**flow/design.v**
```verilog
`timescale 1ns / 1ps
module ARM(
    input CLK,
    input RESET,
    input [31:0] InstrF,
    input [31:0] ReadData,
    output reg MemWriteM,
    output [31:0] PCF,
    output reg [31:0] ALUResultM,
    output [31:0] WriteData
    );
    reg [31:0] InstrD;
	reg[31:0] RD1E;
	wire [31:0] ResultW;
	wire [31:0] PC_Prev;
    wire WE3 ;
    wire [31:0] WD3 ;
    wire [31:0] R15 ;
    wire [31:0] RD1D ;
    wire [31:0] RD2D ;
    wire [1:0] ImmSrc ;
    wire [23:0] InstrImm ;
    wire [31:0] ExtImmD ;
    wire [3:0] Rd ;
    wire [1:0] Op ;
    wire [5:0] Funct ;
    wire MemtoRegD ;
    wire ALUSrcD ;
    wire [1:0] RegSrcD ;
    wire PCSD ;
    wire RegWD ;
    wire NoWriteD ;
    wire MemWD ;
    wire [1:0] FlagWD ;
    wire [3:0] CondD ;
    wire C_Flag ;
    wire [1:0] ShD ;
    reg [1:0] ShE;
    wire [4:0] Shamt5D ;
    wire [31:0] ShIn ;
    wire [31:0] ShOut ;
    wire [3:0] ALUControlD ;
    wire [3:0] ALUFlags ;
    wire WE_PC ;    
    wire [31:0] PC_IN ;
    reg PCSE;
    reg RegWE;
    reg MemWE;
    reg [1:0] FlagWE;
    reg NoWriteE;
    reg [3:0] ALUControlE;
    reg MemtoRegE;
    reg ALUSrcE;
    reg [3:0] CondE;
    reg [31:0] RD2E;
    reg [3:0] WA3E;
    reg [31:0] ExtImmE;
    reg [4:0] Shamt5E;
    wire RegWriteE;
    wire MemWriteE;
    wire FlushE;
    wire [31:0] SrcAE;
    wire [31:0] SrcBE;
    wire [1:0] ForwardAE;
    wire [1:0] ForwardBE;
    wire [31:0] WriteDataE;
    wire [31:0] ALUResultE;    
    wire PCSrcE;
    reg PCSrcM;
    reg RegWriteM;
    reg MemtoRegM;
    reg [3:0] WA3M;
    reg [31:0] WriteDataM;
    wire ForwardM;
    reg PCSrcW;
    reg RegWriteW;
    reg MemtoRegW;
    reg [31:0] ReadDataW;
    reg [31:0] ALUResultW;
    reg [3:0] WA3W;
    wire StallF;
    wire FlushD;
    wire StallD;
    reg [31:0] PCD;
    reg [31:0] PCE;
    wire [31:0] PCPlus4F;
    reg [31:0] PCPlus4D;
    reg [31:0] PCPlus4E;
    wire WE_PrALUResult;
    wire WE_PrPCSrc;
    wire BranchAcceptD = 1'b0;
    wire [3:0] RA1D;
    wire [3:0] RA2D;
    reg [3:0] RA1E;
    reg [3:0] RA2E;
    reg [3:0] RA2M;
    wire FlushD_H;
    wire FlushE_H;
    always @ (posedge CLK) begin
        if (RESET || FlushD) begin
            InstrD <= 1'b0;
            PCD <= 1'b0;
            PCPlus4D <= 1'b0;
        end
        else if (!StallD) begin
            InstrD <= InstrF;
            PCD <= PCF;
            PCPlus4D <= PCPlus4F;
        end
    end 
    always @ (posedge CLK) begin
        if (RESET || FlushE) begin
            PCSE <= 1'b0;
            RegWE <= 1'b0;
            MemWE <= 1'b0;
            FlagWE <= 1'b0;
            NoWriteE <= 1'b0;
            ALUControlE <= 1'b0;
            MemtoRegE <= 1'b0;
            ALUSrcE <= 1'b0;
            CondE <= 1'b0;
            ShE <= 1'b0;
            RD1E <= 1'b0;
            RD2E <= 1'b0;
            WA3E <= 1'b0;
            ExtImmE <= 1'b0;
            RA1E <= 1'b0;
            RA2E <= 1'b0;
            Shamt5E <= 1'b0;
            PCE <= 1'b0;
            PCPlus4E <= 1'b0;
        end
        else begin    
            ShE <= ShD;
            PCSE <= PCSD;
            RegWE <= RegWD;
            MemWE <= MemWD;
            FlagWE <= FlagWD;
            NoWriteE <= NoWriteD;
            ALUControlE <= ALUControlD;
            MemtoRegE <= MemtoRegD;
            ALUSrcE <= ALUSrcD;
            CondE <= CondD;
            RD1E <= RD1D;
            RD2E <= RD2D;
            WA3E <= InstrD[15:12];
            ExtImmE <= ExtImmD;
            RA1E <= RA1D;
            RA2E <= RA2D;
            Shamt5E <= Shamt5D;
            PCE <= PCD;
            PCPlus4E <= PCPlus4D;
        end
    end
    assign SrcAE = 
        ForwardAE == 2'b00 ? RD1E:
        ForwardAE == 2'b01 ? ResultW:
        ForwardAE == 2'b10 ? ALUResultM:
        1'b0;
    assign ShIn = 
        ForwardBE == 2'b00 ? RD2E:
        ForwardBE == 2'b01 ? ResultW:
        ForwardBE == 2'b10 ? ALUResultM:
        1'b0;
    assign WriteDataE = ShIn;    
    assign SrcBE = 
        ALUSrcE == 1'b0 ? ShOut: 
        ExtImmE;
    assign InstrImm = InstrD[23:0];
    assign Shamt5D = InstrD[11:7]; 
    assign ShD = InstrD[6:5];
    always @ (posedge CLK) begin
        if (RESET) begin
            RegWriteM <= 1'b0;
            MemWriteM <= 1'b0;
            MemtoRegM <= 1'b0;
        end
        else begin
            RegWriteM <= RegWriteE;
            MemWriteM <= MemWriteE;
            MemtoRegM <= MemtoRegE;
        end
        ALUResultM <= ALUResultE;
        WriteDataM <= WriteDataE;
        WA3M <= WA3E;
        RA2M <= RA2E;
    end
    always @ (posedge CLK) begin
        if (RESET) begin
            RegWriteW <= 1'b0;
            MemtoRegW <= 1'b0;
        end
        else begin
            RegWriteW <= RegWriteM;
            MemtoRegW <= MemtoRegM;
        end
        ReadDataW <= ReadData;
        ALUResultW <= ALUResultM;
        WA3W <= WA3M;
    end
    assign ResultW = (MemtoRegW == 1'b1) ? ReadDataW : ALUResultW;
    assign WE_PC = !StallF ;  
    RegFile RegFile1( 
                    CLK,
                    WE3,
                    RA1D,
                    RA2D,
                    WA3W,
                    WD3,
                    R15,
                    RD1D,
                    RD2D     
                );
    Extend Extend1(
                    ImmSrc,
                    InstrImm,
                    ExtImmD
                );
    Decoder Decoder1(
                    Rd,
                    Op,
                    Funct,
                    PCSD,
                    RegWD,
                    MemWD,
                    MemtoRegD,
                    ALUSrcD,
                    ImmSrc,
                    RegSrcD,
                    NoWriteD,
                    ALUControlD,
                    FlagWD
                );
    CondLogic CondLogic1(
                    CLK,
                    PCSE,
                    RegWE,
                    NoWriteE,
                    MemWE,
                    FlagWE,
                    CondE,
                    ALUFlags,
                    C_Flag,
                    PCSrcE,
                    RegWriteE,
                    MemWriteE,
                    RESET
                );
    Shifter Shifter1(
                    ShE,
                    Shamt5E,
                    ShIn,
                    ShOut
                );
    ALU ALU1(
                    SrcAE,
                    SrcBE,
                    ALUControlE,
                    C_Flag,
                    ALUResultE,
                    ALUFlags
                );           
    hazard_logic hazard_logic1(
                    RA1E,
                    RA2E,
                    RA1D,
                    RA2D,
                    WA3E,
                    MemtoRegE,
                    RegWriteE,
                    RegWriteM,
                    RegWriteW,
                    WA3M,
                    WA3W,
                    RA2M,
                    MemWriteM,
                    MemtoRegW,
                    PCSrcE,
                    MemtoRegD,
                    FlushD_H,
                    StallF,
                    StallD,
                    FlushE_H,
                    ForwardAE,
                    ForwardBE,
                    ForwardM
    );
    assign PCPlus4F = PCF + 3'b100;
    ProgramCounter ProgramCounter1(
                    CLK,
                    RESET,
                    WE_PC,    
                    PC_IN,
                    PCF  
                );                      
    assign CondD = InstrD[31:28];
    assign Op = InstrD[27:26];
    assign Funct = InstrD[25:20];
    assign Rd = InstrD[15:12];
    assign RA1D = RegSrcD[0] == 1'b0 ? InstrD[19:16] : 4'b1111;
    assign RA2D = RegSrcD[1] == 1'b0 ? InstrD[3:0] : InstrD[15:12];
    assign WD3 = ResultW;
    assign WE3 = RegWriteW;
    assign R15 = (BranchAcceptD) ? PCPlus4D + 3'b100 : PCPlus4F;
    assign WriteData = 
        ForwardM == 1'b0 ? WriteDataM :
        ResultW;   
    assign FlushD = FlushD_H;
    assign FlushE = FlushE_H;
    assign PC_IN = (!PCSrcE == 1'b0) ? ALUResultE : PCPlus4F ;
    assign PC_Prev = PC_IN;
endmodule
`timescale 1ns / 1ps
module RegFile(
    input         CLK,
    input         WE3,
    input  [3:0]  A1,
    input  [3:0]  A2,
    input  [3:0]  A3,
    input  [31:0] WD3,
    input  [31:0] R15,
    output [31:0] RD1,
    output [31:0] RD2
    );
    reg [31:0] RegBank [0:14];
    always @(posedge CLK) begin
        if (WE3 && A3 != 4'b1111)
            RegBank[A3] <= WD3;
    end
    assign RD1 = (A1 == 4'b1111) ? R15 :
                 (WE3 && A1 == A3) ? WD3 : RegBank[A1];
    assign RD2 = (A2 == 4'b1111) ? R15 :
                 (WE3 && A2 == A3) ? WD3 : RegBank[A2];
endmodule
`timescale 1ns / 1ps
module Extend(
    input      [1:0]  ImmSrc,
    input      [23:0] InstrImm,
    output reg [31:0] ExtImm
    );
    always @(*) begin
        case (ImmSrc)
            2'b00:   ExtImm = {24'b0, InstrImm[7:0]};                        
            2'b01:   ExtImm = {20'b0, InstrImm[11:0]};                       
            2'b10:   ExtImm = {{6{InstrImm[23]}}, InstrImm[23:0], 2'b00};    
            default: ExtImm = 32'h00000000;
        endcase
    end
endmodule
`timescale 1ns / 1ps
module Decoder(
    input  [3:0] Rd,
    input  [1:0] Op,
    input  [5:0] Funct,
    output PCS,
    output RegW,
    output MemW,
    output MemtoReg,
    output ALUSrc,
    output [1:0] ImmSrc,
    output [1:0] RegSrc,
    output reg NoWrite,
    output reg [3:0] ALUControl,
    output reg [1:0] FlagW
    );
    wire [1:0] ALUOp;
    wire Branch;
    wire RegW_internal;
    assign Branch = (Op == 2'b10);
    assign MemtoReg = (Op == 2'b01);
    assign MemW = (Op == 2'b01 && Funct[0] == 1'b0);
    assign ALUSrc = (Op == 2'b00 && Funct[5] == 1'b0) ? 1'b0 : 1'b1;
    assign ImmSrc = (Op == 2'b00) ? 2'b00 :
                    (Op == 2'b01) ? 2'b01 : 2'b10;
    assign RegW_internal = ((Op == 2'b01 && Funct[0] == 1'b0) || (Op == 2'b10)) ? 1'b0 : 1'b1;
    assign RegW = RegW_internal;
    assign RegSrc[0] = (Op == 2'b10);
    assign RegSrc[1] = (Op == 2'b01 && Funct[0] == 1'b0);
    assign ALUOp = (Op == 2'b00) ? 2'b01 :
                   (Op == 2'b01 && Funct[3] == 1'b1) ? 2'b10 :
                   (Op == 2'b01 && Funct[3] == 1'b0) ? 2'b11 :
                   2'b00;
    assign PCS = ((Rd == 4'b1111 && RegW_internal) || Branch) ? 1'b1 : 1'b0;
    always @(*) begin
        NoWrite = 1'b0;
        ALUControl = 4'b0100;
        FlagW = 2'b00;
        if (ALUOp[1]) begin
            if (ALUOp[0]) ALUControl = 4'b0010;    
            else          ALUControl = 4'b0100;    
        end
        else if (ALUOp[0]) begin
            case (Funct[4:1])
                4'b0000: begin ALUControl = 4'b0000; FlagW = Funct[0] ? 2'b10 : 2'b00; end  
                4'b0001: begin ALUControl = 4'b0001; FlagW = Funct[0] ? 2'b10 : 2'b00; end  
                4'b0010: begin ALUControl = 4'b0010; FlagW = Funct[0] ? 2'b11 : 2'b00; end  
                4'b0011: begin ALUControl = 4'b0011; FlagW = Funct[0] ? 2'b11 : 2'b00; end  
                4'b0100: begin ALUControl = 4'b0100; FlagW = Funct[0] ? 2'b11 : 2'b00; end  
                4'b0101: begin ALUControl = 4'b0101; FlagW = Funct[0] ? 2'b11 : 2'b00; end  
                4'b0110: begin ALUControl = 4'b0110; FlagW = Funct[0] ? 2'b11 : 2'b00; end  
                4'b0111: begin ALUControl = 4'b0111; FlagW = Funct[0] ? 2'b11 : 2'b00; end  
                4'b1000: begin ALUControl = 4'b0000; FlagW = 2'b10; NoWrite = 1'b1; end     
                4'b1001: begin ALUControl = 4'b0001; FlagW = 2'b10; NoWrite = 1'b1; end     
                4'b1010: begin ALUControl = 4'b0010; FlagW = 2'b11; NoWrite = 1'b1; end     
                4'b1011: begin ALUControl = 4'b0100; FlagW = 2'b11; NoWrite = 1'b1; end     
                4'b1100: begin ALUControl = 4'b1100; FlagW = Funct[0] ? 2'b10 : 2'b00; end  
                4'b1101: begin ALUControl = 4'b1101; FlagW = 2'b10; end                     
                4'b1110: begin ALUControl = 4'b1110; FlagW = Funct[0] ? 2'b10 : 2'b00; end  
                default: begin ALUControl = 4'b1111; FlagW = Funct[0] ? 2'b10 : 2'b00; end  
            endcase
        end
    end
endmodule
`timescale 1ns / 1ps
module CondLogic(
    input        CLK,
    input        PCS,
    input        RegW,
    input        NoWrite,
    input        MemW,
    input  [1:0] FlagW,
    input  [3:0] Cond,
    input  [3:0] ALUFlags,
    output       C_Flag,
    output       PCSrc,
    output       RegWrite,
    output       MemWrite,
    input        RESET
    );
    reg CondEx;
    reg N, Z, C, V;
    wire [1:0] FlagWrite;
    always @(*) begin
        case (Cond)
            4'b0000: CondEx = Z;
            4'b0001: CondEx = ~Z;
            4'b0010: CondEx = C;
            4'b0011: CondEx = ~C;
            4'b0100: CondEx = N;
            4'b0101: CondEx = ~N;
            4'b0110: CondEx = V;
            4'b0111: CondEx = ~V;
            4'b1000: CondEx = ~Z & C;
            4'b1001: CondEx = Z | ~C;
            4'b1010: CondEx = ~(N ^ V);
            4'b1011: CondEx = N ^ V;
            4'b1100: CondEx = ~Z & ~(N ^ V);
            4'b1101: CondEx = Z | (N ^ V);
            4'b1110: CondEx = 1'b1;
            default: CondEx = 1'b0;    
        endcase
    end
    assign FlagWrite = FlagW & {2{CondEx}};
    assign PCSrc = PCS & CondEx;
    assign RegWrite = RegW & CondEx & ~NoWrite;
    assign MemWrite = MemW & CondEx;
    assign C_Flag = C;
    always @(posedge CLK) begin
        if (RESET) begin
            N <= 1'b0;
            Z <= 1'b0;
            C <= 1'b0;
            V <= 1'b0;
        end
        else begin
            if (FlagWrite[1]) begin
                N <= ALUFlags[3];
                Z <= ALUFlags[2];
            end
            if (FlagWrite[0]) begin
                C <= ALUFlags[1];
                V <= ALUFlags[0];
            end
        end
    end
endmodule
`timescale 1ns / 1ps
module Shifter(
    input      [1:0]  Sh,
    input      [4:0]  Shamt5,
    input      [31:0] ShIn,
    output reg [31:0] ShOut
    );
    always @(*) begin
        case (Sh)
            2'b00:   ShOut = ShIn << Shamt5;
            2'b01:   ShOut = ShIn >> Shamt5;
            2'b10:   ShOut = $signed(ShIn) >>> Shamt5;
            default: ShOut = (ShIn >> Shamt5) | (ShIn << (6'd32 - {1'b0, Shamt5}));
        endcase
    end
endmodule
`timescale 1ns / 1ps
module ALU(
    input  [31:0] Src_A,
    input  [31:0] Src_B,
    input  [3:0]  ALUControl,
    input         C_Flag,
    output [31:0] ALUResult,
    output [3:0]  ALUFlags
    );
    reg  [32:0] Src_A_comp;
    reg  [32:0] Src_B_comp;
    reg  [32:0] C_0;
    reg  [31:0] ALUResult_i;
    reg         V;
    wire [32:0] S_wider;
    wire N, Z, C;
    assign S_wider = Src_A_comp + Src_B_comp + C_0;
    always @(*) begin
        C_0 = 33'd0;
        Src_A_comp = {1'b0, Src_A};
        Src_B_comp = {1'b0, Src_B};
        ALUResult_i = Src_B;
        V = 1'b0;
        case (ALUControl)
            4'b0000: ALUResult_i = Src_A & Src_B;
            4'b0001: ALUResult_i = Src_A ^ Src_B;
            4'b0010: begin
                C_0[0] = 1'b1;
                Src_B_comp = {1'b0, ~Src_B};
                ALUResult_i = S_wider[31:0];
                V = (Src_A[31] ^ Src_B[31]) & ~(Src_B[31] ^ S_wider[31]);
            end
            4'b0011: begin
                C_0[0] = 1'b1;
                Src_A_comp = {1'b0, ~Src_A};
                ALUResult_i = S_wider[31:0];
            end
            4'b0100: begin
                ALUResult_i = S_wider[31:0];
                V = ~(Src_A[31] ^ Src_B[31]) & (Src_B[31] ^ S_wider[31]);
            end
            4'b0101: begin
                C_0[0] = 1'b1;
                ALUResult_i = S_wider[31:0];
                V = ~(Src_A[31] ^ Src_B[31]) & (Src_B[31] ^ S_wider[31]);
            end
            4'b0110: begin
                C_0 = C_Flag ? {33{1'b1}} : 33'd0;
                Src_B_comp = {1'b0, ~Src_B};
                ALUResult_i = S_wider[31:0];
                V = ~(Src_A[31] ^ Src_B[31]) & (Src_B[31] ^ S_wider[31]);
            end
            4'b0111: begin
                C_0 = C_Flag ? {33{1'b1}} : 33'd0;
                Src_A_comp = {1'b0, ~Src_A};
                ALUResult_i = S_wider[31:0];
                V = ~(Src_A[31] ^ Src_B[31]) & (Src_B[31] ^ S_wider[31]);
            end
            4'b1100: ALUResult_i = Src_A | Src_B;
            4'b1101: ALUResult_i = Src_B;
            4'b1110: ALUResult_i = Src_A & ~Src_B;
            4'b1111: ALUResult_i = ~Src_B;
            default: ALUResult_i = Src_B;    
        endcase
    end
    assign N = ALUResult_i[31];
    assign Z = (ALUResult_i == 32'h00000000);
    assign C = S_wider[32];
    assign ALUResult = ALUResult_i;
    assign ALUFlags = {N, Z, C, V};
endmodule
`timescale 1ns / 1ps
module hazard_logic(
    input  [3:0] RA1E,
    input  [3:0] RA2E,
    input  [3:0] RA1D,
    input  [3:0] RA2D,
    input  [3:0] WA3E,
    input        MemtoRegE,
    input        RegWriteE,
    input        RegWriteM,
    input        RegWriteW,
    input  [3:0] WA3M,
    input  [3:0] WA3W,
    input  [3:0] RA2M,
    input        MemWriteM,
    input        MemtoRegW,
    input        PCSrcE,
    input        MemtoRegD,
    output       FlushD,
    output       StallF,
    output       StallD,
    output       FlushE,
    output [1:0] ForwardAE,
    output [1:0] ForwardBE,
    output       ForwardM
    );
    wire Match_1E_M = (RA1E == WA3M);
    wire Match_2E_M = (RA2E == WA3M);
    wire Match_1E_W = (RA1E == WA3W);
    wire Match_2E_W = (RA2E == WA3W);
    wire Match_12_D_E;
    wire ldrstall;
    assign ForwardAE = (Match_1E_M && RegWriteM) ? 2'b10 :
                       (Match_1E_W && RegWriteW) ? 2'b01 : 2'b00;
    assign ForwardBE = (Match_2E_M && RegWriteM) ? 2'b10 :
                       (Match_2E_W && RegWriteW) ? 2'b01 : 2'b00;
    assign ForwardM = (RA2M == WA3W) && MemWriteM && MemtoRegW && RegWriteW;
    assign Match_12_D_E = (RA1D == WA3E) || ((RA2D == WA3E) && !MemtoRegD);
    assign ldrstall = Match_12_D_E && MemtoRegE && RegWriteE;
    assign StallF = ldrstall;
    assign StallD = ldrstall;
    assign FlushE = ldrstall || PCSrcE;
    assign FlushD = PCSrcE;
endmodule
`timescale 1ns / 1ps
module ProgramCounter(
    input             CLK,
    input             RESET,
    input             WE_PC,
    input      [31:0] PC_IN,
    output reg [31:0] PC
    );
    always @(posedge CLK) begin
        if (RESET)
            PC <= 32'h00000000;
        else if (WE_PC)
            PC <= PC_IN;
    end
endmodule
```
**flow/run.sh**
```bash
#!/bin/bash
# the make line also repeats each setting of config.mk as NAME=value (left out here)
make -C /OpenROAD-flow-scripts/flow DESIGN_CONFIG=/design/flow/config.mk WORK_HOME=/design/flow/orfs CLKGATE_MAP_FILE= finish
```
**flow/config.mk**
```make
export PLATFORM = sky130hd
export DESIGN_NAME = ARM
export DESIGN_NICKNAME = ARM
export VERILOG_FILES = /design/flow/design.v
export SDC_FILE = /design/flow/constraint.sdc
export NUM_CORES = 4
export LEC_CHECK = 0
export CAP_MARGIN = 20
export CORE_MARGIN = 2
export CORE_UTILIZATION = 64
export PLACE_DENSITY_LB_ADDON = 0.07
export SETUP_SLACK_MARGIN = 1.63
export SLEW_MARGIN = 20
export TNS_END_PERCENT = 5
```
**flow/constraint.sdc**
```tcl
create_clock -name core_clock -period 5.5 [get_ports {CLK}]
set_input_delay 1.1000 -clock core_clock [delete_from_list [all_inputs] [get_ports {CLK}]]
set_output_delay 1.1000 -clock core_clock [all_outputs]
set_load 0.01 [all_outputs]
```
==> run notes, run 1 <==
run results: asr flop ratio synth=0, CTS Buf Count=slightly above 80, chip width=roughly 270 um, count leader, synth=nand2_1, Rows=around 99, biggest area cells=edfxtp_1 (31%), dfxtp_1 (15%), nand2_1 (6.9%), Fail Step=global routing (5_1_grt), global route overflow=roughly 47, DP HPWL=around 160 mm, Seq share, synth=0.4568, area leader, netlist=edfxtp_1, xor/xnor share=0.03070, die area=around 0.075 mm^2, AND/OR/NAND/NOR Cells, Area Fraction=0.1637, Mapped Cells=5020, synth cell count leaders=nand2_1 (860), edfxtp_1 (480), nor2_1 (353), dfxtp_1 (345), a21oi_1 (325), ys flop type=edfxtp_1, syn nets=5184, share of the synthesized area in the top cell type=0.3088, flops & latches, synth=825, Dominant combinational family=AND-OR/OR-AND gates, H-Tree Level Count=3, distinct lib cells=approximately 110, num ports=163, YS chip area=between 0.04 and 0.05 mm^2, clock tree buffer depth=3, Post-DP Area=about 0.056 mm^2, floorplan utilization=0.6430, die height=roughly 270 um, first error=[ERROR GRT-0232] Routing congestion too high. Check the congestion heatmap in the GUI., Syn Std Cell Area=between 0.04 and 0.05 mm^2, syn avg cell area=9.297 um^2, Root Buffer=clkbuf_16, clk sink count=roughly 830, GP Congestion=around 1.2, number of enable flip-flop cells=about 480, CORE AREA=0.07259 mm^2, area fraction in mux cells=0.06075, Placement Setup Slack=-1.931 ns, outcome=aborted with a tool error, Yosys warning total=8, GRT Total Usage=0.8090, ys cells=5020, fa+ha+maj area frac=0.03158, input/output buffers=around 160, aoi share=0.2102
[what timing repair did]
action,in CTS
hold buffers,0
buffers inserted,68
pin swaps,192
resized,477
setup endpoints to repair,203
gates cloned,6
[through the flow]
step | hold slack, ns | setup TNS, ns | std cells | util | total power, mW
floorplan | 0.3732 | -17.13 | 5020 | - | 10.61
global placement | 0.3863 | -64.17 | 6661 | 0.7700 | 14.40
detailed placement | 0.3882 | -71.81 | 6661 | 0.7700 | 14.55
CTS | 0.3932 | -48.12 | 6881 | 0.8391 | 20.93
[metal layers]
metal | track usage | overflow
met1 | 0.8178 | 0
met5 | 0.4024 | 2
met4 | 0.7702 | 22
met3 | 0.7192 | 2
met2 | 0.9271 | 21
==> run 2: changes to the inputs <==
Settings changed: ABC_AREA set to 0, CELL_PAD_IN_SITES_GLOBAL_PLACEMENT set to 0, CORE_ASPECT_RATIO set to 1.02, CORE_MARGIN 2 to 7, CORE_UTILIZATION 64 to 33, GPL_ROUTABILITY_DRIVEN set to 1, MIN_ROUTING_LAYER set to met1, PLACE_DENSITY set to 0.51, PLACE_DENSITY_LB_ADDON 0.07 to not set, SETUP_SLACK_MARGIN 1.63 to not set, TNS_END_PERCENT 5 to not set.
Clock period 5.5 ns to 12.5 ns, I/O delays scaled along.
==> run notes, run 2 <==
yosys + openroad results -> Post-Route Skew=0.02520 ns, final cycle utilization of the critical path=0.7525, # fillers=between 10000 and 15000, total stage count of the critical path=27, count leader, synth=nand2_1, vias in the first global route=between 40000 and 50000, synth cell count leaders=nand2_1 (860), edfxtp_1 (480), nor2_1 (353), dfxtp_1 (345), a21oi_1 (325), hold path startpoint=WA3M[3], Slew Limit Fails=0, floorplan utilization=0.3321, ys flop type=edfxtp_1, CORE AREA=~0.14 mm^2, Hold Path Sink=WA3W[3], P_comb=between 2 and 2.5 mW, GRT Total Usage=0.2817, routed len/inst=~32 um, clk ins delay skew pair=about 0.72 ns, crit path max fanout=18, setup ws final=~3.1 ns, AND/OR/NAND/NOR Cells, Area Fraction=0.1637, drt drc=0, P_seq=3.40 mW, asr flop ratio synth=0, TNS Setup=0 ns, hold_buf cts=0, Root Buffer=clkbuf_16, Placement Setup Slack=3.209 ns, biggest area cells=edfxtp_1 (31%), dfxtp_1 (15%), nand2_1 (6.9%), critical path arrival=between 10 and 15 ns, Design Area, Final=0.05356 mm^2, CP delay by family, top=AND-OR/OR-AND gates, flops & latches, synth=825, Mapped Cells=~5000, sw power=3.107 mW, crit path time final=approximately 9.4 ns, static leakage=about 19 nW, Slew headroom=0.1345, distinct lib cells=109, aoi share=0.2102, Sw Ratio=0.3615, syn avg cell area=9.297 um^2, global-route wire length before repair=roughly 310 mm, number of enable flip-flop cells=roughly 480, outcome=finished clean, share of the synthesized area in the top cell type=0.3088, area leader, netlist=edfxtp_1, Top Consumer=sequential cells, fa+ha+maj area frac=0.03158, Worst Path Required=between 10 and 15 ns, tool warnings=29, chip width=just under 400 um, Hold Violations, Final=0, number of max-cap violations=0, clock tree buffer depth=3, Worst R2R End=CondLogic1.Z, Rows=between 100 and 150, max incr delay on CP=between 0.8 and 0.9 ns, area delta synth->final=14.76%, Clk pin slew, worst setup/hold paths=around 0.060 ns, router iterations before antenna repair=9, share of total power in the clock network=0.322, initial antenna violation count=13, die height=roughly 390 um, Cell Pwr Density=roughly 160 mW/mm^2, WS Path Type=register to register, R2R depth=27, Internal=5.489 mW, CP Capture Type=register, clk sink count=just over 800, postcts setup bufs=0, Dominant combinational family=AND-OR/OR-AND gates, H-Tree Level Count=3, DR iter-0 viols=about 5200, maximum vdd drop=0.1133 mV, most frequent cell on the critical path=o221ai_1, TritonCTS clock tree=built, Seq share, synth=0.4568, global route overflow=0, sequential fraction of design power=0.396, syn nets=5184, Post-DP Area=just over 0.05 mm^2, GP Congestion=a little over 1, Setup crit end=CondLogic1.Z, final net count=approximately 5200, Comb pwr share=0.282, largest net degree at the start of global routing=roughly 130, DP HPWL=about 150 mm, Final ANT Viol Nets=0, die area=0.1522 mm^2, Resized cells post-CTS=0, hold crit path type=register to register, FMAX=about 110 MHz, Slew @ Worst Pin=1.285 ns, Yosys warning total=8, hold depth=0, Worst path slowest cell=o32ai_1, input/output buffers=~160, Clk power=approximately 2.8 mW, routed via count=between 40000 and 50000, unrepaired setup endpoints after global routing=no, area fraction in mux cells=0.06075, Setup violations, final=0, FF-to-FF Start=MemtoRegW, Detailed Route WL=about 220 mm, Final Util=0.3812, WP buf/inv=4, ys cells=5020, Startpoint Class=register, Via density=roughly 6.2, num ports=between 150 and 200, xor/xnor share=0.03070, Register Area=0.02133 mm^2, flop-to-flop setup slack=between 3 and 4 ns, CTS Buf Count=around 93, Logic area=about 0.024 mm^2, CP Launch Point=MemtoRegW, YS chip area=about 0.047 mm^2, Syn Std Cell Area=between 0.04 and 0.05 mm^2
## run 2: routing by layer
layer | wire, um | up-vias | GRT usage
li1 | - | 18792 | -
met1 | 87910 | 21563 | 0.3611
met2 | 100700 | 2458 | 0.4397
met3 | 18260 | 630 | 0.04444
met4 | 17900 | 6 | 0.1847
met5 | 47 | - | 0
## run 2: cell type report
type	count	share of cell area
multi-input combinational	3666	0.4397
clock inverter	57	0.01009
inverter	130	0.009110
antenna	9	0.0004205
timing repair buffer	323	0.05298
clock buffer	116	0.04670
sequential	825	0.3982
tap	1833	0.04282
## run 2: through the flow
stage / hold WS (ns) / total power [mW] / instances
after floorplan: 0.3732 / 4.628 / 5020
after global placement: 0.3785 / 5.804 / 6777
after detailed placement: 0.3823 / 5.808 / 6777
after CTS: 0.3930 / 8.563 / 6950
after global routing: 0.4033 / 8.847 / 6950
final: 0.3898 / 8.596 / 6959
==> run 3: changes to the inputs <==
Settings changed: ABC_AREA 0 to 1, CELL_PAD_IN_SITES_GLOBAL_PLACEMENT 0 to not set, CORE_ASPECT_RATIO 1.02 to not set, CORE_MARGIN 7 to 2, CORE_UTILIZATION 33 to 69, CTS_CLUSTER_DIAMETER set to 188, GPL_ROUTABILITY_DRIVEN 1 to not set, MIN_ROUTING_LAYER met1 to not set, PLACE_DENSITY 0.51 to not set.
Clock period 12.5 ns to 5.31 ns, I/O delays scaled along.
==> run notes, run 3 <==
run results: outcome=aborted with a tool error, Fail Step=global routing (5_1_grt), first error=[ERROR GRT-0232] Routing congestion too high. Check the congestion heatmap in the GUI., AND/OR/NAND/NOR Cells, Area Fraction=0.2232, ys flop type=edfxtp_1, share of the synthesized area in the top cell type=0.3136, YS chip area=between 0.04 and 0.05 mm^2, die height=262.1 um, biggest area cells=edfxtp_1 (31%), dfxtp_1 (15%), o21ai_0 (7.6%), number of enable flip-flop cells=between 400 and 500, ys cells=approximately 5700, Rows=94, asr flop ratio synth=0, Seq share, synth=0.4639, die area=0.06869 mm^2, Syn Std Cell Area=0.04596 mm^2, synth cell count leaders=nand2_1 (877), o21ai_0 (697), nor2_1 (621), nand3_1 (526), edfxtp_1 (480), Placement Setup Slack=-0.9942 ns, fa+ha+maj area frac=0.03207, Mapped Cells=approximately 5700, count leader, synth=nand2_1, input/output buffers=between 150 and 200, flops & latches, synth=between 800 and 900, area fraction in mux cells=0.001225, chip width=about 260 um, global route overflow=28, CTS Buf Count=82, syn nets=approximately 5800, syn avg cell area=a little over 8 um^2, clk sink count=between 800 and 900, CORE AREA=around 0.066 mm^2, H-Tree Level Count=3, Post-DP Area=0.05302 mm^2, hold_buf cts=0, num ports=163, Root Buffer=clkbuf_16, clock tree buffer depth=3, placed cell count=6998, floorplan utilization=0.6978, DP HPWL=around 140 mm, GRT Total Usage=0.7392, GP Congestion=roughly 1.2, distinct lib cells=65, Yosys warning total=8, xor/xnor share=0.02320, Dominant combinational family=simple AND/OR/NAND/NOR gates, area leader, netlist=edfxtp_1, aoi share=0.1873
-- run 3: routing by layer --
metal  global-route usage  overflow
met1               0.7662         0
met2               0.9045        16
met3               0.5834         0
met4               0.6728        12
met5               0.2910         0
-- run 3: through the flow --
stage               hold slack (ns)  TNS, ns
floorplan                    0.3513        0
global placement             0.3690   -22.03
detailed placement           0.3825   -27.95
CTS                          0.3806   -21.78
-- run 3: timing repair --
item                                    4_1_cts
resized                                     231
endpoints found under the setup margin       58
endpoints found under the hold margin         0
pin swaps                                    76
setup buffers                                71
cloned                                        4
==> run 4: changes to the inputs <==
Settings changed: ABC_AREA 1 to not set, CORE_UTILIZATION 69 to 70, CTS_CLUSTER_DIAMETER 188 to 26, CTS_CLUSTER_SIZE set to 54, SETUP_SLACK_MARGIN set to 1.31.
Clock period 5.31 ns to 7.87 ns, I/O delays scaled along.
==> run notes, run 4 <==
run results: clock tree buffer depth=3, aoi share=0.2102, Root Buffer=clkbuf_16, synth cell count leaders=nand2_1 (860), edfxtp_1 (480), nor2_1 (353), dfxtp_1 (345), a21oi_1 (325), Mapped Cells=5020, Dominant combinational family=AND-OR/OR-AND gates, YS chip area=between 0.04 and 0.05 mm^2, Post-DP Area=0.05104 mm^2, biggest area cells=edfxtp_1 (31%), dfxtp_1 (15%), nand2_1 (6.9%), H-Tree Level Count=4, ys flop type=edfxtp_1, global route overflow=around 1100, Yosys warning total=8, DP HPWL=139.7 mm, clk sink count=825, floorplan utilization=0.7086, syn avg cell area=between 9 and 10 um^2, fa+ha+maj area frac=0.03158, syn nets=5184, share of the synthesized area in the top cell type=0.3088, die area=slightly below 0.07 mm^2, xor/xnor share=0.03070, Syn Std Cell Area=approximately 0.047 mm^2, GRT Total Usage=0.9309, area fraction in mux cells=0.06075, Placement Setup Slack=roughly 0.11 ns, ys cells=5020, num ports=roughly 160, Seq share, synth=0.4568, distinct lib cells=~110, hold_buf cts=0, number of enable flip-flop cells=480, count leader, synth=nand2_1, AND/OR/NAND/NOR Cells, Area Fraction=0.1637, Rows=around 94, CORE AREA=approximately 0.066 mm^2, asr flop ratio synth=0, GP Congestion=~1.2, input/output buffers=between 150 and 200, flops & latches, synth=between 800 and 900, chip width=about 260 um, outcome=aborted with a tool error, first error=[ERROR GRT-0116] Global routing finished with congestion. Check the congestion regions in the DRC Viewer., Fail Step=global routing (5_1_grt), die height=roughly 260 um, CTS Buf Count=~170, placed cell count=6007, area leader, netlist=edfxtp_1
==> run 4: timing repair <==
| item | 4_1_cts |
|---|---|
| setup endpoints to repair | 57 |
| buffers inserted | 63 |
| gates cloned | 7 |
| pin swaps | 45 |
| resized | 190 |
==> run 4: routing by layer <==
layer / overflow / track usage
met1: 84 / 0.9266
met2: 494 / 1.002
met3: 147 / 0.8688
met4: 368 / 0.9413
met5: 22 / 0.6909
==> run 5: changes to the inputs <==
Settings changed: CORE_UTILIZATION 70 to 58, CTS_CLUSTER_DIAMETER 26 to not set, CTS_CLUSTER_SIZE 54 to 32, HOLD_SLACK_MARGIN set to 0.3, SETUP_SLACK_MARGIN 1.31 to 1.77.
Clock period 7.87 ns to 6.05 ns, I/O delays scaled along.
==> run notes, run 5 <==
yosys + openroad results -> Internal=roughly 13 mW, WS Path Type=register to register, static leakage=about 24 nW, global routing's busiest layer=met2, clk sink count=roughly 830, YS chip area=between 0.04 and 0.05 mm^2, FMAX=approximately 140 MHz, GRT met1 Usage=0.6637, placed cell count=around 6800, Worst path slowest cell=mux4_2, aoi share=0.2102, global-route wire length before repair=around 330 mm, WP buf/inv=8, final net count=6065, Worst Path Required=~6.6 ns, FF-to-FF Start=MemtoRegW, total stage count of the critical path=32, share of total power in the clock network=0.276, Yosys warning total=8, CP Launch Point=MemtoRegW, Placement Setup Slack=-1.284 ns, asr flop ratio synth=0, Layout Check Fails=negative setup slack, Startpoint Class=register, Setup violations, final=54, Post-Route Skew=~0.054 ns, Hold Violations, Final=0, initial antenna violation count=14, Root Buffer=clkbuf_16, area delta synth->final=33.14%, ys flop type=edfxtp_1, floorplan utilization=0.5822, fa+ha+maj area frac=0.03158, syn avg cell area=approximately 9.3 um^2, critical path arrival=7.72 ns, max incr delay on CP=roughly 0.47 ns, global route overflow=0, met2 Use GR=0.7895, GRT Total Usage=0.5576, CORE AREA=about 0.080 mm^2, input/output buffers=about 160, Cell Pwr Density=~320 mW/mm^2, unrepaired setup endpoints after global routing=yes, TritonCTS clock tree=built, clk ins delay skew pair=~0.70 ns, P_comb=about 7.7 mW, Seq share, synth=0.4568, biggest area cells=edfxtp_1 (31%), dfxtp_1 (15%), nand2_1 (6.9%), Fin Hold WS=between 0.3 and 0.4 ns, number of max-cap violations=0, non-filler cells, final=between 7000 and 8000, number of enable flip-flop cells=approximately 480, R2R depth=32, Comb pwr share=0.382, area fraction in mux cells=0.06075, die area=just over 0.08 mm^2, hold crit path type=register to register, flop-to-flop setup slack=-1.13 ns, router iterations before antenna repair=13, Rows=approximately 100, AND/OR/NAND/NOR Cells, Area Fraction=0.1637, CP Capture Type=register, crit path max fanout=9, drt drc=0, final cycle utilization of the critical path=1.187, distinct lib cells=roughly 110, Setup crit end=CondLogic1.N, clock tree buffer depth=3, hold path startpoint=RA2E[0], Final ANT Viol Nets=0, P_seq=slightly below 7 mW, GP Congestion=between 1 and 1.5, sequential fraction of design power=0.342, Final Util=0.7752, syn nets=just over 5000, Detailed Route WL=238.8 mm, DP HPWL=160.5 mm, synth cell count leaders=nand2_1 (860), edfxtp_1 (480), nor2_1 (353), dfxtp_1 (345), a21oi_1 (325), Clk pin slew, worst setup/hold paths=around 0.06 ns, share of the synthesized area in the top cell type=0.3088, Syn Std Cell Area=around 0.047 mm^2, Slew headroom=0.1023, chip width=about 290 um, die height=between 200 and 300 um, routed via count=just over 50000, setup ws final=-1.129 ns, tool warnings=40, Dominant combinational family=AND-OR/OR-AND gates, area leader, netlist=edfxtp_1, count leader, synth=nand2_1, crit path time final=7.179 ns, xor/xnor share=0.03070, Hold Path Sink=RA2M[0], # fillers=5043, Clk power=approximately 5.6 mW, CP delay by family, top=AND-OR/OR-AND gates, Worst R2R End=CondLogic1.N, DR iter-0 viols=about 9900, GR Layer Usage met3=0.2267, Mapped Cells=5020, largest net degree at the start of global routing=~130, CTS Buf Count=roughly 84, maximum vdd drop=0.4274 mV, Slew @ Worst Pin=between 1 and 1.5 ns, H-Tree Level Count=3, outcome=finished with violations, sw power=about 7.4 mW, hold depth=0, Slew Limit Fails=0, Via density=about 7.4, Sw Ratio=0.3687, hold_buf cts=0, Top Consumer=combinational cells, flops & latches, synth=between 800 and 900, num ports=between 150 and 200, vias in the first global route=48799, routed len/inst=between 30 and 40 um, ys cells=around 5000
[run 5: area by class of cell]
cell class | instances | area, um^2 | share of cell area
well taps | 1060 | 1326 | 0.02134
repair buffers | 1193 | 10070 | 0.1621
multi-input cells | 3667 | 25980 | 0.4182
flip-flops and latches | 825 | 21350 | 0.3435
clock inverters | 49 | 583.1 | 0.009383
clock buffers | 105 | 2292 | 0.03689
inverters | 130 | 511.7 | 0.008236
diodes | 10 | 25.02 | 0.0004027
[run 5: metrics by stage]
step / total power [mW] / setup TNS (ns) / cell area [um^2]
after detailed placement: 13.32 / -39.17 / 56260
final: 20.14 / -30.84 / 62140
after floorplan: 9.690 / -1.627 / 47330
after CTS: 19.16 / -20.62 / 60810
after global routing: 20.29 / -38.19 / 62120
after global placement: 13.25 / -37.31 / 56260
[run 5: timing repair]
item,in CTS,in global routing
endpoints found under the setup margin,110,177
buffers inserted,53,30
pin swaps,100,103
cloned,2,0
gates resized,301,233
[run 5: metal layers]
metal,part of all wire,wire length [um],up-vias
li1,-,-,20499
met1,0.32,76140,23813
met2,0.40,95570,5575
met3,0.16,39060,1871
met4,0.12,27960,10
met5,0.00027,65,-
==> run 6: changes to the inputs <==
Settings changed: ABC_AREA set to 0, CELL_PAD_IN_SITES_GLOBAL_PLACEMENT set to 0, CORE_UTILIZATION 58 to 68, CTS_CLUSTER_DIAMETER set to 25, CTS_CLUSTER_SIZE 32 to 49, GPL_TIMING_DRIVEN set to 1, HOLD_SLACK_MARGIN 0.3 to -0.09, MAX_ROUTING_LAYER set to met4, SETUP_SLACK_MARGIN 1.77 to 1.39, TNS_END_PERCENT set to 70.
Clock period 6.05 ns to 5.27 ns, I/O delays scaled along.
==> run notes, run 6 <==
run results: outcome=aborted with a tool error, Fail Step=global routing (5_1_grt), first error=[ERROR GRT-0116] Global routing finished with congestion. Check the congestion regions in the DRC Viewer., placed cell count=6598, flops & latches, synth=825, area fraction in mux cells=0.06075, Post-DP Area=roughly 0.056 mm^2, biggest area cells=edfxtp_1 (31%), dfxtp_1 (15%), nand2_1 (6.9%), ys cells=between 5000 and 6000, hold_buf cts=0, syn nets=between 5000 and 6000, aoi share=0.2102, Rows=around 96, clk sink count=just over 800, die height=266.0 um, CORE AREA=~0.07 mm^2, Placement Setup Slack=-2.101 ns, clock tree buffer depth=3, Seq share, synth=0.4568, Yosys warning total=8, num ports=about 160, asr flop ratio synth=0, share of the synthesized area in the top cell type=0.3088, Dominant combinational family=AND-OR/OR-AND gates, YS chip area=approximately 0.047 mm^2, input/output buffers=about 160, DP HPWL=between 150 and 200 mm, CTS Buf Count=between 150 and 200, count leader, synth=nand2_1, Syn Std Cell Area=between 0.04 and 0.05 mm^2, GP Congestion=between 1 and 1.5, Mapped Cells=approximately 5000, number of enable flip-flop cells=around 480, global route overflow=4656, chip width=approximately 270 um, floorplan utilization=0.6841, die area=about 0.071 mm^2, syn avg cell area=9.297 um^2, Root Buffer=clkbuf_16, GRT Total Usage=1.039, AND/OR/NAND/NOR Cells, Area Fraction=0.1637, xor/xnor share=0.03070, synth cell count leaders=nand2_1 (860), edfxtp_1 (480), nor2_1 (353), dfxtp_1 (345), a21oi_1 (325), distinct lib cells=109, area leader, netlist=edfxtp_1, ys flop type=edfxtp_1, H-Tree Level Count=4, fa+ha+maj area frac=0.03158
-- run 6: metrics by stage --
| stage | util | power, mW |
|---|---|---|
| after CTS | 0.9504 | 28.93 |
| after detailed placement | 0.8178 | 15.17 |
| after global placement | 0.8178 | 15.00 |
| after floorplan | - | 11.10 |
-- run 6: repair_timing --
action                                  CTS
pin swaps                                99
endpoints found under the setup margin  176
cloned                                    5
setup buffers                            74
gates resized                           379
-- run 6: metal layers --
metal,GRT overflow,track usage
met4,1083,1.094
met5,-,-
met2,2604,1.168
met1,475,0.9694
met3,494,0.9397
==> run 7: changes to the inputs <==
Settings changed: ABC_AREA 0 to not set, CELL_PAD_IN_SITES_GLOBAL_PLACEMENT 0 to not set, CORE_UTILIZATION 68 to 12, CTS_CLUSTER_DIAMETER 25 to not set, CTS_CLUSTER_SIZE 49 to not set, GPL_TIMING_DRIVEN 1 to not set, HOLD_SLACK_MARGIN -0.09 to not set, MAX_ROUTING_LAYER met4 to not set, SETUP_SLACK_MARGIN 1.39 to not set, TNS_END_PERCENT 70 to not set.
Clock period 5.27 ns to 12.7 ns, I/O delays scaled along.
==> run notes, run 7 <==
yosys + openroad results -> outcome=finished clean, global-route wire length before repair=325.5 mm, CTS Buf Count=roughly 90, Register Area=0.02133 mm^2, Clk power=2.83 mW, crit path time final=9.864 ns, distinct lib cells=approximately 110, Worst Path Required=13.37 ns, GR Layer Usage met3=0.02384, share of the synthesized area in the top cell type=0.3088, routed len/inst=roughly 23 um, FF-to-FF Start=RA2E[3], Setup violations, final=0, aoi share=0.2102, H-Tree Level Count=3, global routing's busiest layer=met2, Resized cells post-CTS=0, xor/xnor share=0.03070, global route overflow=0, unrepaired setup endpoints after global routing=no, Logic area=between 0.02 and 0.025 mm^2, Slew @ Worst Pin=1.291 ns, DP HPWL=~170 mm, hold depth=0, die area=approximately 0.39 mm^2, Internal=between 5 and 6 mW, share of total power in the clock network=0.329, initial antenna violation count=19, Worst R2R End=CondLogic1.Z, GRT met1 Usage=0.1372, Dominant combinational family=AND-OR/OR-AND gates, sw power=3.077 mW, WS Path Type=register to register, area leader, netlist=edfxtp_1, postcts setup bufs=0, hold crit path type=register to register, P_comb=between 2 and 2.5 mW, biggest area cells=edfxtp_1 (31%), dfxtp_1 (15%), nand2_1 (6.9%), total stage count of the critical path=30, Worst path slowest cell=o32ai_1, Slew headroom=0.1285, clk ins delay skew pair=roughly 0.74 ns, final cycle utilization of the critical path=0.7767, count leader, synth=nand2_1, GP Congestion=~1.0, Design Area, Final=~0.058 mm^2, syn avg cell area=~9.3 um^2, final net count=roughly 5200, Root Buffer=clkbuf_16, CORE AREA=between 0.3 and 0.4 mm^2, Top Consumer=sequential cells, ys flop type=edfxtp_1, Yosys warning total=8, tool warnings=30, area fraction in mux cells=0.06075, hold_buf cts=0, most frequent cell on the critical path=a221o_1, drt drc=0, routed via count=approximately 44000, AND/OR/NAND/NOR Cells, Area Fraction=0.1637, fa+ha+maj area frac=0.03158, flop-to-flop setup slack=between 2 and 3 ns, TNS Setup=0 ns, # fillers=43549, crit path max fanout=slightly below 60, vias in the first global route=about 41000, synth cell count leaders=nand2_1 (860), edfxtp_1 (480), nor2_1 (353), dfxtp_1 (345), a21oi_1 (325), Setup crit end=CondLogic1.Z, Via density=~4.2, Slew Limit Fails=0, Final ANT Viol Nets=0, ys cells=approximately 5000, GRT Total Usage=0.1147, area delta synth->final=24.13%, input/output buffers=between 150 and 200, flops & latches, synth=825, Detailed Route WL=approximately 240 mm, Startpoint Class=register, DR iter-0 viols=6223, Cell Pwr Density=roughly 150 mW/mm^2, Clk pin slew, worst setup/hold paths=0.06 ns, TritonCTS clock tree=built, clock tree buffer depth=3, P_seq=roughly 3.3 mW, CP delay by family, top=AND-OR/OR-AND gates, die height=approximately 630 um, WP buf/inv=4, number of max-cap violations=0, num ports=roughly 160, Syn Std Cell Area=roughly 0.047 mm^2, clk sink count=roughly 830, floorplan utilization=0.1202, asr flop ratio synth=0, Post-Route Skew=0.03926 ns, hold path startpoint=WA3M[3], sequential fraction of design power=0.385, YS chip area=between 0.04 and 0.05 mm^2, chip width=approximately 630 um, Seq share, synth=0.4568, CP Launch Point=RA2E[3], Rows=between 200 and 250, syn nets=5184, Comb pwr share=0.286, R2R depth=30, Sw Ratio=0.3575, Mapped Cells=about 5000, critical path arrival=approximately 11 ns, Hold Violations, Final=0, FMAX=101.4 MHz, CP Capture Type=register, Post-DP Area=between 0.05 and 0.06 mm^2, number of enable flip-flop cells=approximately 480, static leakage=around 19 nW, met2 Use GR=0.1761, router iterations before antenna repair=6, largest net degree at the start of global routing=about 100, Hold Path Sink=WA3W[3], maximum vdd drop=about 0.11 mV, max incr delay on CP=slightly above 0.9 ns
## run 7: cell type report
cell class	count	area share
multi-input combinational	3666	0.4070
inverter	130	0.008423
clock buffer	120	0.04445
timing repair buffer	322	0.04885
clock inverter	45	0.01022
sequential	825	0.3681
antenna	17	0.0007343
tap	5197	0.1122
## run 7: per-stage QoR
stage | util | std cells | power [mW] | worst slack [ns] | hold slack [ns]
4_1_cts | 0.1490 | 10304 | 8.551 | 3.041 | 0.3762
6_report | 0.1492 | 10322 | 8.607 | 2.836 | 0.3759
2_1_floorplan | - | 5020 | 4.555 | 4.943 | 0.3732
3_5_place_dp | 0.1408 | 10139 | 5.734 | 3.092 | 0.3861
5_1_grt | 0.1492 | 10314 | 8.849 | 2.472 | 0.4015
3_3_place_gp | 0.1407 | 10136 | 5.735 | 3.136 | 0.3794
## run 7: layer usage
metal	routed length (um)	up-vias
li1	-	18793
met1	87380	21399
met2	103500	2730
met3	21520	608
met4	22680	18
met5	104	-
==> run 8: changes to the inputs <==
Settings changed: ABC_AREA set to 0, CELL_PAD_IN_SITES_DETAIL_PLACEMENT set to 1, CELL_PAD_IN_SITES_GLOBAL_PLACEMENT set to 2, CORE_ASPECT_RATIO set to 1.46, CORE_UTILIZATION 12 to 72, CTS_CLUSTER_DIAMETER set to 367, CTS_CLUSTER_SIZE set to 49, GPL_ROUTABILITY_DRIVEN set to 1, GPL_TIMING_DRIVEN set to 1, HOLD_SLACK_MARGIN set to 0.06, PLACE_DENSITY_LB_ADDON set to 0.22, SETUP_SLACK_MARGIN set to 3.26, SLEW_MARGIN 20 to 25.
Clock period 12.7 ns to 14.9 ns, I/O delays scaled along.
==> run notes, run 8 <==
run results: outcome=aborted with a tool error, Fail Step=global placement without I/O (3_1_place_gp_skip_io), first error=[ERROR FLW-0024] Place density exceeds 1.0 (current PLACE_DENSITY_LB_ADDON =  0.22). Please check if the value of  PLACE_DENSITY_LB_ADDON is between 0 and 0.99., floorplan utilization=0.7288, distinct lib cells=between 100 and 150, die height=between 300 and 400 um, biggest area cells=edfxtp_1 (31%), dfxtp_1 (15%), nand2_1 (6.9%), area fraction in mux cells=0.06075, YS chip area=0.04667 mm^2, synth cell count leaders=nand2_1 (860), edfxtp_1 (480), nor2_1 (353), dfxtp_1 (345), a21oi_1 (325), syn avg cell area=between 9 and 10 um^2, Syn Std Cell Area=between 0.04 and 0.05 mm^2, syn nets=5184, share of the synthesized area in the top cell type=0.3088, asr flop ratio synth=0, area leader, netlist=edfxtp_1, count leader, synth=nand2_1, flops & latches, synth=~830, chip width=roughly 210 um, Seq share, synth=0.4568, Mapped Cells=between 5000 and 6000, Yosys warning total=8, ys flop type=edfxtp_1, xor/xnor share=0.03070, Dominant combinational family=AND-OR/OR-AND gates, aoi share=0.2102, ys cells=approximately 5000, number of enable flip-flop cells=about 480, fa+ha+maj area frac=0.03158, Rows=roughly 110, die area=around 0.067 mm^2, AND/OR/NAND/NOR Cells, Area Fraction=0.1637, CORE AREA=about 0.064 mm^2
==> run 9: changes to the inputs <==
Settings changed: ABC_AREA 0 to 1, CELL_PAD_IN_SITES_DETAIL_PLACEMENT 1 to 2, CELL_PAD_IN_SITES_GLOBAL_PLACEMENT 2 to 3, CORE_ASPECT_RATIO 1.46 to 1.44, CORE_MARGIN 2 to 10, CORE_UTILIZATION 72 to 68, CTS_CLUSTER_DIAMETER 367 to 397, CTS_CLUSTER_SIZE 49 to not set, GPL_ROUTABILITY_DRIVEN 1 to not set, GPL_TIMING_DRIVEN 1 to not set, HOLD_SLACK_MARGIN 0.06 to not set, MAX_ROUTING_LAYER set to met5, PLACE_DENSITY_LB_ADDON 0.22 to 0.06, SETUP_SLACK_MARGIN 3.26 to not set, SLEW_MARGIN 25 to 20, TNS_END_PERCENT set to 90.
Clock period 14.9 ns to 14.4 ns, I/O delays scaled along.
==> run notes, run 9 <==
run results: outcome=aborted with a tool error, Fail Step=global placement without I/O (3_1_place_gp_skip_io), first error=[ERROR FLW-0024] Place density exceeds 1.0 (current PLACE_DENSITY_LB_ADDON =  0.06). Please check if the value of  PLACE_DENSITY_LB_ADDON is between 0 and 0.99., Syn Std Cell Area=0.04596 mm^2, aoi share=0.1873, asr flop ratio synth=0, Dominant combinational family=simple AND/OR/NAND/NOR gates, ys cells=roughly 5700, Yosys warning total=8, count leader, synth=nand2_1, area leader, netlist=edfxtp_1, Rows=114, syn avg cell area=8.114 um^2, fa+ha+maj area frac=0.03207, synth cell count leaders=nand2_1 (877), o21ai_0 (697), nor2_1 (621), nand3_1 (526), edfxtp_1 (480), area fraction in mux cells=0.001225, CORE AREA=about 0.067 mm^2, Seq share, synth=0.4639, distinct lib cells=65, chip width=about 240 um, die height=between 300 and 400 um, Mapped Cells=roughly 5700, ys flop type=edfxtp_1, number of enable flip-flop cells=480, YS chip area=about 0.046 mm^2, floorplan utilization=0.6856, syn nets=approximately 5800, share of the synthesized area in the top cell type=0.3136, flops & latches, synth=between 800 and 900, biggest area cells=edfxtp_1 (31%), dfxtp_1 (15%), o21ai_0 (7.6%), die area=just under 0.08 mm^2, AND/OR/NAND/NOR Cells, Area Fraction=0.2232, xor/xnor share=0.02320
==> run 10: changes to the inputs <==
Settings changed: ABC_AREA 1 to not set, CELL_PAD_IN_SITES_DETAIL_PLACEMENT 2 to not set, CELL_PAD_IN_SITES_GLOBAL_PLACEMENT 3 to not set, CORE_ASPECT_RATIO 1.44 to not set, CORE_MARGIN 10 to 2, CORE_UTILIZATION 68 to 56, CTS_CLUSTER_DIAMETER 397 to not set, MAX_ROUTING_LAYER met5 to not set, PLACE_DENSITY_LB_ADDON 0.06 to not set, SETUP_SLACK_MARGIN set to 1.77, TNS_END_PERCENT 90 to not set.
Clock period 14.4 ns to 6.05 ns, I/O delays scaled along.
==> run notes, run 10 <==
yosys + openroad results -> tool warnings=35, Setup crit end=CondLogic1.Z, Post-Route Skew=0.06435 ns, input/output buffers=162, Register Area=roughly 0.021 mm^2, # fillers=roughly 5300, number of enable flip-flop cells=roughly 480, clock tree buffer depth=3, Seq share, synth=0.4568, ys flop type=edfxtp_1, Worst path slowest cell=nor3_1, DR iter-0 viols=~9900, Sw Ratio=0.3670, hold crit path type=register to register, unrepaired setup endpoints after global routing=yes, Via density=approximately 7.2, Layout Check Fails=max-capacitance violations, max-slew violations, negative setup slack, clk sink count=slightly above 800, crit path time final=~7.3 ns, CP delay by family, top=AND-OR/OR-AND gates, fa+ha+maj area frac=0.03158, Cell Pwr Density=about 320 mW/mm^2, Slew @ Worst Pin=around 1.9 ns, crit path max fanout=9, number of max-cap violations=1, routed via count=just over 50000, hold depth=0, Yosys warning total=8, drt drc=0, DP HPWL=between 150 and 200 mm, share of the synthesized area in the top cell type=0.3088, final cycle utilization of the critical path=1.204, count leader, synth=nand2_1, syn avg cell area=9.297 um^2, H-Tree Level Count=3, Hold Path Sink=WA3W[3], GP Congestion=around 1.1, sw power=7.412 mW, CTS Buf Count=85, Mapped Cells=around 5000, critical path arrival=roughly 7.9 ns, WP buf/inv=7, router iterations before antenna repair=10, vias in the first global route=47020, CP Capture Type=register, setup ws final=-1.236 ns, biggest area cells=edfxtp_1 (31%), dfxtp_1 (15%), nand2_1 (6.9%), CORE AREA=a little over 0.08 mm^2, static leakage=between 20 and 25 nW, Slew Limit Fails=5, synth cell count leaders=nand2_1 (860), edfxtp_1 (480), nor2_1 (353), dfxtp_1 (345), a21oi_1 (325), clk ins delay skew pair=~0.70 ns, area delta synth->final=35.10%, Final Util=0.7667, Slew headroom=-0.2606, asr flop ratio synth=0, Hold Violations, Final=0, R2R depth=28, global route overflow=0, Rows=around 110, Syn Std Cell Area=0.04667 mm^2, Detailed Route WL=approximately 240 mm, area leader, netlist=edfxtp_1, Tot Pwr=just over 20 mW, most frequent cell on the critical path=buf_4, Dominant combinational family=AND-OR/OR-AND gates, FMAX=roughly 140 MHz, AND/OR/NAND/NOR Cells, Area Fraction=0.1637, Worst Path Required=about 6.7 ns, hold path startpoint=WA3M[3], initial antenna violation count=17, Root Buffer=clkbuf_16, GRT Total Usage=0.5279, aoi share=0.2102, Setup violations, final=around 57, Top Consumer=combinational cells, syn nets=a little over 5000, P_comb=7.84 mW, global-route wire length before repair=approximately 330 mm, largest net degree at the start of global routing=132, distinct lib cells=approximately 110, sequential fraction of design power=0.340, num ports=between 150 and 200, final net count=just over 6000, Clk power=between 5 and 6 mW, die height=292.7 um, die area=0.08567 mm^2, max incr delay on CP=around 0.9 ns, Worst R2R End=CondLogic1.Z, floorplan utilization=0.5675, CP Launch Point=Shamt5E[1], Logic area=0.02630 mm^2, outcome=finished with violations, area fraction in mux cells=0.06075, FF-to-FF Start=Shamt5E[1], hold_buf cts=0, Clk pin slew, worst setup/hold paths=around 0.060 ns, P_seq=about 6.9 mW, WS Path Type=register to register, Startpoint Class=register, Internal=12.79 mW, xor/xnor share=0.03070, TNS Setup=-37.22 ns, maximum vdd drop=0.4131 mV, Final ANT Viol Nets=0, YS chip area=~0.047 mm^2, Comb pwr share=0.388, share of total power in the clock network=0.272, chip width=~300 um, ys cells=about 5000, TritonCTS clock tree=built, total stage count of the critical path=28, Fin Hold WS=between 0.4 and 0.5 ns, flops & latches, synth=825, routed len/inst=approximately 33 um, flop-to-flop setup slack=-1.24 ns
[run 10: final cells by class]
class / instances / share of cell area
inverters: 130 / 0.008215
repair buffers: 1266 / 0.1694
well taps: 1070 / 0.02123
multi-input cells: 3668 / 0.4172
clock inverters: 40 / 0.009108
clock buffers: 103 / 0.03592
flip-flops and latches: 825 / 0.3386
diodes: 7 / 0.0002778
[run 10: per-layer routing]
layer  GRT usage  up-vias  part of all wire
met5           0        -           0.00041
met4      0.3897       14              0.11
met3      0.1869     1556              0.16
met2      0.7642     5130              0.40
met1      0.6505    23687              0.33
li1            -    20650                 -
[run 10: repair_timing]
action,in CTS,in global routing
endpoints found under the setup margin,138,257
setup buffers,48,89
gates resized,300,306
pin swaps,85,119
cloned,2,6
[run 10: metrics by stage]
stage               setup WS (ns)  cells  cell area (um^2)
global placement           -1.267   6811             56270
global route               -1.366   7103             63040
finish                     -1.236   7109             63050
CTS                       -0.8480   7005             60710
detailed placement         -1.269   6812             56290
floorplan                 -0.3562   5020             47330
==> run 11: changes to the inputs <==
Settings changed: CORE_UTILIZATION 56 to 61, CTS_CLUSTER_SIZE set to 37, HOLD_SLACK_MARGIN set to 0.3.
==> run notes, run 11 <==
run results: Dominant combinational family=AND-OR/OR-AND gates, share of the synthesized area in the top cell type=0.3088, Root Buffer=clkbuf_16, aoi share=0.2102, flops & latches, synth=~830, Mapped Cells=about 5000, DP HPWL=161.8 mm, ys flop type=edfxtp_1, outcome=aborted with a tool error, Post-DP Area=roughly 0.056 mm^2, Yosys warning total=8, floorplan utilization=0.6155, area fraction in mux cells=0.06075, CTS Buf Count=83, Seq share, synth=0.4568, biggest area cells=edfxtp_1 (31%), dfxtp_1 (15%), nand2_1 (6.9%), fa+ha+maj area frac=0.03158, YS chip area=0.04667 mm^2, clock tree buffer depth=3, die area=0.07874 mm^2, GRT Total Usage=0.8233, Syn Std Cell Area=between 0.04 and 0.05 mm^2, input/output buffers=162, die height=between 200 and 300 um, count leader, synth=nand2_1, first error=[ERROR GRT-0232] Routing congestion too high. Check the congestion heatmap in the GUI., asr flop ratio synth=0, syn nets=slightly above 5000, clk sink count=a little over 800, area leader, netlist=edfxtp_1, synth cell count leaders=nand2_1 (860), edfxtp_1 (480), nor2_1 (353), dfxtp_1 (345), a21oi_1 (325), number of enable flip-flop cells=between 400 and 500, chip width=280.6 um, CORE AREA=0.07582 mm^2, GP Congestion=~1.2, placed cell count=~6700, ys cells=about 5000, H-Tree Level Count=3, global route overflow=approximately 240, Fail Step=global routing (5_1_grt), num ports=163, Rows=between 100 and 150, xor/xnor share=0.03070, hold_buf cts=0, distinct lib cells=about 110, syn avg cell area=about 9.3 um^2, AND/OR/NAND/NOR Cells, Area Fraction=0.1637
==> run 11: metrics by stage <==
step	worst slack, ns	TNS, ns	hold WS (ns)	total power [mW]
CTS	-0.9428	-25.11	0.3976	19.16
detailed placement	-1.588	-48.82	0.3860	13.27
floorplan	-0.3562	-1.627	0.3732	9.690
global placement	-1.496	-44.24	0.3818	13.15
==> run 11: per-layer routing <==
metal | overflow | GRT usage
met5 | 1 | 0.4540
met4 | 105 | 0.8128
met3 | 10 | 0.7157
met2 | 122 | 0.9373
met1 | 2 | 0.8323
==> run 11: what timing repair did <==
action                                  CTS
buffers inserted                         36
endpoints found under the setup margin  208
pin swaps                                87
gates resized                           274
cloned                                    5
==> run 12: changes to the inputs <==
Settings changed: ABC_AREA set to 0, CELL_PAD_IN_SITES_DETAIL_PLACEMENT set to 1, CELL_PAD_IN_SITES_GLOBAL_PLACEMENT set to 2, CORE_UTILIZATION 61 to 72, CTS_CLUSTER_DIAMETER set to 367, CTS_CLUSTER_SIZE 37 to 49, GPL_ROUTABILITY_DRIVEN set to 0, GPL_TIMING_DRIVEN set to 1, HOLD_SLACK_MARGIN 0.3 to 0.06, PLACE_DENSITY_LB_ADDON set to 0.22, SETUP_SLACK_MARGIN 1.77 to 3.26.
Clock period 6.05 ns to 14.9 ns, I/O delays scaled along.
==> run notes, run 12 <==
run results: outcome=aborted with a tool error, Fail Step=global placement without I/O (3_1_place_gp_skip_io), first error=[ERROR FLW-0024] Place density exceeds 1.0 (current PLACE_DENSITY_LB_ADDON =  0.22). Please check if the value of  PLACE_DENSITY_LB_ADDON is between 0 and 0.99., biggest area cells=edfxtp_1 (31%), dfxtp_1 (15%), nand2_1 (6.9%), Rows=between 90 and 100, fa+ha+maj area frac=0.03158, synth cell count leaders=nand2_1 (860), edfxtp_1 (480), nor2_1 (353), dfxtp_1 (345), a21oi_1 (325), Yosys warning total=8, aoi share=0.2102, number of enable flip-flop cells=~480, asr flop ratio synth=0, chip width=258.6 um, area leader, netlist=edfxtp_1, distinct lib cells=roughly 110, AND/OR/NAND/NOR Cells, Area Fraction=0.1637, area fraction in mux cells=0.06075, Syn Std Cell Area=0.04667 mm^2, Dominant combinational family=AND-OR/OR-AND gates, die area=around 0.067 mm^2, YS chip area=roughly 0.047 mm^2, syn avg cell area=9.297 um^2, die height=258.6 um, floorplan utilization=0.7266, ys flop type=edfxtp_1, xor/xnor share=0.03070, share of the synthesized area in the top cell type=0.3088, CORE AREA=about 0.064 mm^2, Seq share, synth=0.4568, ys cells=around 5000, syn nets=roughly 5200, Mapped Cells=approximately 5000, flops & latches, synth=825, count leader, synth=nand2_1
Power figures rest on the tool's default switching activity, not on a simulated workload.
